==> inputs of 07-15 <==
## filtro_fir
module filtro_fir
  #(
    parameter WW_INPUT  = 8,
    parameter WW_OUTPUT = 8
    ) 
   (
    input 			  clk,
    input 			  i_en,
    input 			  i_srst,
    input signed [ WW_INPUT-1:0]  i_data,
    output signed [WW_OUTPUT-1:0] o_data
    );
export LEC_CHECK = 0
export CAP_MARGIN = 20
export CORE_MARGIN = 2
export CORE_UTILIZATION = 65
export SLEW_MARGIN = 20
create_clock -name core_clock -period 2.82 [get_ports {clk}]
run.sh (not shown) runs the stock make flow with config.mk's settings and CLKGATE_MAP_FILE=.
==> 04-17: changes against 07-15 <==
- ABC_AREA: not set -> 1
- CORE_UTILIZATION: 65 -> 72
- CTS_CLUSTER_SIZE: not set -> 29
- PLACE_DENSITY_LB_ADDON: not set -> 0.21
- SETUP_SLACK_MARGIN: not set -> 1.02
==> flow/constraint.sdc (replaced) <==
create_clock -name core_clock -period 3.92 [get_ports {clk}]
set_input_delay 0.7840 -clock core_clock [delete_from_list [all_inputs] [get_ports {clk}]]
set_output_delay 0.7840 -clock core_clock [all_outputs]
set_load 0.01 [all_outputs]
==> qor summary <==
item	07-15	04-17
Outcome	failed layout checks	complete, no violations
Violated checks	setup timing	-
Via-per-instance ratio	5.079	5.479
Min Hold Slack	318.8 ps	315.0 ps
Placed instance area	0.02011 mm2	0.02029 mm2
Synthesized area per cell	10.42 um2	9.218 um2
Std-Cell Core Area	0.02870 mm2	0.02680 mm2
Width of the die	174.7 um	168.6 um
Count of fill cells added during filler insertion	1981	1487
Sum of routed wire segments on met1	16.91 mm	18.21 mm
Number of combinational gates with multiple inputs	1032	1251
MUX share of area	6.032%	0%
Sequential share of cell area	37.45%	37.28%
Area of combinational cells with multiple inputs	0.009742 mm2	0.01007 mm2
Number of global-route vias before repair	12340	14410
Average wire per cell in the routed design	15.97 um	17.23 um
OpenROAD warnings	35	33
Setup WS pre-CTS	-1575 ps	205.0 ps
Share of synthesized cell area in and, or, nand and nor gates	6.758%	12.09%


==> build 67: inputs <==
==> flow/design.v <==
module SatTruncFP
  #(
    parameter	NB_XI  	= 20,
    parameter	NBF_XI	= 12,
    parameter	NB_XO	= 8,
    parameter	NBF_XO	= 6
    )
   (
    input [(NB_XI)-1:0]  i_data,
    output [(NB_XO)-1:0] o_data
    );
   localparam	NBI_XI	=	NB_XI	-	NBF_XI;
   localparam	NBI_XO	=	NB_XO	-	NBF_XO;
   wire [NB_XO-1:0] 	 aux_Sat;
   wire [NBF_XO-1:0] 	 aux_trunc;
   wire 		 condicion;
   wire [NB_XO-1:0] 	 resultado1;
   wire [NB_XO-1:0] 	 resultado2;
	generate
	   if (NBF_XI >= NBF_XO)
	     begin
		assign	aux_trunc = i_data[(NBF_XI-1):(NBF_XI - NBF_XO)];
	     end
	   else
	     begin
		assign	aux_trunc = {i_data[NBF_XI-1:0],{(NBF_XO - NBF_XI){1'b0}}};
	     end
	   if (NBI_XI > NBI_XO)
	     begin
		assign	condicion		=	(i_data[(NB_XI-2)-:(NBI_XI-NBI_XO)] == {(NBI_XI-NBI_XO){i_data[NB_XI-1]}});
		assign	resultado1		=	{i_data[(NB_XI-1)],{(NB_XO-1){~i_data[(NB_XI-1)]}}};
		assign	resultado2		=	{i_data[(NB_XI-1)],i_data[NBF_XI +:NBI_XO-1],aux_trunc};
		assign	aux_Sat			=	condicion	?	resultado2	:	resultado1;
	     end
	   else
	     begin
		if (NBI_XO == NBI_XI)
                  assign  aux_Sat = {i_data[(NB_XI-1)-:NBI_XI],aux_trunc};
		else
		  assign  aux_Sat	= {{(NBI_XO - NBI_XI){i_data[NB_XI-1]}},i_data[(NB_XI-1)-:NBI_XI],aux_trunc};
	     end
	endgenerate
   assign	o_data=aux_Sat;
endmodule
module filtro_fir
  #(
    parameter WW_INPUT  = 8,
    parameter WW_OUTPUT = 8
    ) 
   (
    input 			  clk,
    input 			  i_en,
    input 			  i_srst,
    input signed [ WW_INPUT-1:0]  i_data,
    output signed [WW_OUTPUT-1:0] o_data
    );
  localparam WW_COEFF = 8;
   reg  signed [WW_INPUT           -1:0] register [14:1];
   wire signed [         WW_COEFF  -1:0] coeff    [14:0];
   wire signed [WW_INPUT+WW_COEFF  -1:0] prod     [14:0];
   wire signed [WW_INPUT+WW_COEFF+1-1:0] sum      [8:1]; 
   wire signed [WW_INPUT+WW_COEFF+2-1:0] sum1     [4:1]; 
   wire signed [WW_INPUT+WW_COEFF+3-1:0] sum2     [2:1]; 
   wire signed [WW_INPUT+WW_COEFF+4-1:0] sum3; 
   reg signed [WW_INPUT+WW_COEFF   -1:0] prod_d   [14:0];
   reg signed [WW_INPUT+WW_COEFF+4 -1:0] sum3_d;
   reg signed [WW_INPUT+WW_COEFF+1 -1:0] sum_d    [8:1];
    assign coeff[ 0] = 8'hFF;
    assign coeff[ 1] = 8'hFF;
    assign coeff[ 2] = 8'hFF;
    assign coeff[ 3] = 8'h00;
    assign coeff[ 4] = 8'h03;
    assign coeff[ 5] = 8'h08;
    assign coeff[ 6] = 8'h0D;
    assign coeff[ 7] = 8'h10;
    assign coeff[ 8] = 8'h0D;
    assign coeff[ 9] = 8'h08;
    assign coeff[10] = 8'h03;
    assign coeff[11] = 8'h00;
    assign coeff[12] = 8'hFF;
    assign coeff[13] = 8'hFF;
    assign coeff[14] = 8'hFF;
  always @(posedge clk) begin
    if (i_srst == 1'b1) begin
      register[ 1] <= {WW_INPUT{1'b0}};
      register[ 2] <= {WW_INPUT{1'b0}};
      register[ 3] <= {WW_INPUT{1'b0}};
      register[ 4] <= {WW_INPUT{1'b0}};
      register[ 5] <= {WW_INPUT{1'b0}};
      register[ 6] <= {WW_INPUT{1'b0}};
      register[ 7] <= {WW_INPUT{1'b0}};
      register[ 8] <= {WW_INPUT{1'b0}};
      register[ 9] <= {WW_INPUT{1'b0}};
      register[10] <= {WW_INPUT{1'b0}};
      register[11] <= {WW_INPUT{1'b0}};
      register[12] <= {WW_INPUT{1'b0}};
      register[13] <= {WW_INPUT{1'b0}};
      register[14] <= {WW_INPUT{1'b0}};
    end else begin
      if (i_en == 1'b1) begin
        register[ 1] <= i_data;
        register[ 2] <= register[ 1];
        register[ 3] <= register[ 2];
        register[ 4] <= register[ 3];
        register[ 5] <= register[ 4];
        register[ 6] <= register[ 5];
        register[ 7] <= register[ 6];
        register[ 8] <= register[ 7];
        register[ 9] <= register[ 8];
        register[10] <= register[ 9];
        register[11] <= register[10];
        register[12] <= register[11];
        register[13] <= register[12];
	    register[14] <= register[13];
      end
    end
  end
  assign prod[ 0] = coeff[ 0] * i_data;
  assign prod[ 1] = coeff[ 1] * register[ 1];
  assign prod[ 2] = coeff[ 2] * register[ 2];
  assign prod[ 3] = coeff[ 3] * register[ 3];
  assign prod[ 4] = coeff[ 4] * register[ 4];
  assign prod[ 5] = coeff[ 5] * register[ 5];
  assign prod[ 6] = coeff[ 6] * register[ 6];
  assign prod[ 7] = coeff[ 7] * register[ 7];
  assign prod[ 8] = coeff[ 8] * register[ 8];
  assign prod[ 9] = coeff[ 9] * register[ 9];
  assign prod[10] = coeff[10] * register[10];
  assign prod[11] = coeff[11] * register[11];
  assign prod[12] = coeff[12] * register[12];
  assign prod[13] = coeff[13] * register[13];
  assign prod[14] = coeff[14] * register[14];
  always@(posedge clk) begin
    prod_d[ 0] <= prod[ 0];
    prod_d[ 1] <= prod[ 1];
    prod_d[ 2] <= prod[ 2];
    prod_d[ 3] <= prod[ 3];
    prod_d[ 4] <= prod[ 4];
    prod_d[ 5] <= prod[ 5];
    prod_d[ 6] <= prod[ 6];
    prod_d[ 7] <= prod[ 7];
    prod_d[ 8] <= prod[ 8];
    prod_d[ 9] <= prod[ 9];
    prod_d[10] <= prod[10];
    prod_d[11] <= prod[11];
    prod_d[12] <= prod[12];
    prod_d[13] <= prod[13];
    prod_d[14] <= prod[14];
  end
  assign sum[ 1] = prod_d[ 0] + prod_d[ 1]; 
  assign sum[ 2] = prod_d[ 2] + prod_d[ 3];
  assign sum[ 3] = prod_d[ 4] + prod_d[ 5];
  assign sum[ 4] = prod_d[ 6] + prod_d[ 7];
  assign sum[ 5] = prod_d[08] + prod_d[ 9];
  assign sum[ 6] = prod_d[10] + prod_d[11];
  assign sum[ 7] = prod_d[12] + prod_d[13];
  assign sum[ 8] = {prod_d[14][WW_INPUT+WW_COEFF-1],prod_d[14]};
  always@(posedge clk) begin
    sum_d[1] <= sum[1];
    sum_d[2] <= sum[2];
    sum_d[3] <= sum[3];
    sum_d[4] <= sum[4];
    sum_d[5] <= sum[5];
    sum_d[6] <= sum[6];
    sum_d[7] <= sum[7];
    sum_d[8] <= sum[8];
  end
  assign sum1[ 1] = sum_d[ 1] + sum_d[ 2]; 
  assign sum1[ 2] = sum_d[ 3] + sum_d[ 4];
  assign sum1[ 3] = sum_d[ 5] + sum_d[ 6];
  assign sum1[ 4] = sum_d[ 7] + sum_d[ 8];
  assign sum2[ 1] = sum1[ 1] + sum1[ 2]; 
  assign sum2[ 2] = sum1[ 3] + sum1[ 4];
  assign sum3 = sum2[ 1] + sum2[ 2]; 
  always@(posedge clk)
    sum3_d <= sum3;
  SatTruncFP
	inst_SatTruncFP_dataB
	(
	  .i_data(	sum3_d	),
	  .o_data(	o_data	)
	);
endmodule
==> flow/run.sh <==
#!/bin/bash
# the make line also repeats each setting of config.mk as NAME=value (left out here)
make -C /OpenROAD-flow-scripts/flow DESIGN_CONFIG=/design/flow/config.mk WORK_HOME=/design/flow/orfs CLKGATE_MAP_FILE= finish
==> flow/config.mk <==
export PLATFORM = sky130hd
export DESIGN_NAME = filtro_fir
export DESIGN_NICKNAME = filtro_fir
export VERILOG_FILES = /design/flow/design.v
export SDC_FILE = /design/flow/constraint.sdc
export NUM_CORES = 4
export LEC_CHECK = 0
export CAP_MARGIN = 5
export CORE_MARGIN = 2
export CORE_UTILIZATION = 72
export CTS_CLUSTER_DIAMETER = 363
export CTS_CLUSTER_SIZE = 20
export HOLD_SLACK_MARGIN = -0.07
export SETUP_SLACK_MARGIN = 0.27
export SLEW_MARGIN = 20
==> flow/constraint.sdc <==
create_clock -name core_clock -period 1.42 [get_ports {clk}]
set_input_delay 0.2840 -clock core_clock [delete_from_list [all_inputs] [get_ports {clk}]]
set_output_delay 0.2840 -clock core_clock [all_outputs]
set_load 0.01 [all_outputs]
==> build 88: changes against build 67 <==
- ABC_AREA: unset -> 1
- CAP_MARGIN: 5 -> 15
- CELL_PAD_IN_SITES_DETAIL_PLACEMENT: unset -> 1
- CORE_ASPECT_RATIO: unset -> 1.32
- CORE_UTILIZATION: 72 -> 40
- CTS_CLUSTER_DIAMETER: 363 -> unset
- CTS_CLUSTER_SIZE: 20 -> 65
- HOLD_SLACK_MARGIN: -0.07 -> unset
- MAX_ROUTING_LAYER: unset -> met4
- SETUP_SLACK_MARGIN: 0.27 -> -0.51
- TNS_END_PERCENT: unset -> 35
==> flow/constraint.sdc (replaced) <==
create_clock -name core_clock -period 5.5 [get_ports {clk}]
set_input_delay 1.1000 -clock core_clock [delete_from_list [all_inputs] [get_ports {clk}]]
set_output_delay 1.1000 -clock core_clock [all_outputs]
set_load 0.01 [all_outputs]
==> ci_impl_report.md <==
### Metrics collected by this job

| Metric | Value |
|---|---|
| Status | did not finish |
| Failed at | global routing |
| Error msg | [ERROR DPL-0038] Utilization greater than 100%, impossible to legalize |
| Synth cell count leaders | dfxtp_1, inv_1, nor2_1 |
| Die Width | 166 um |
| XOR Share, Synth | 5.64% |
| Mux cell area share after synthesis | 6.03% |
# the run above: build 67

==> ci_impl_report.md <==
### Metrics collected by this job

| Metric | Value |
|---|---|
| Mux cell area share after synthesis | 0% |
| Most instantiated library cell after synthesis | dfxtp_1 |
| XOR Share, Synth | 4.94% |
| Die Width | 196 um |
| Status | timing/DRC/antenna clean |
| Synth cell count leaders | dfxtp_1, inv_1, nand2_1 |
# the run above: build 88

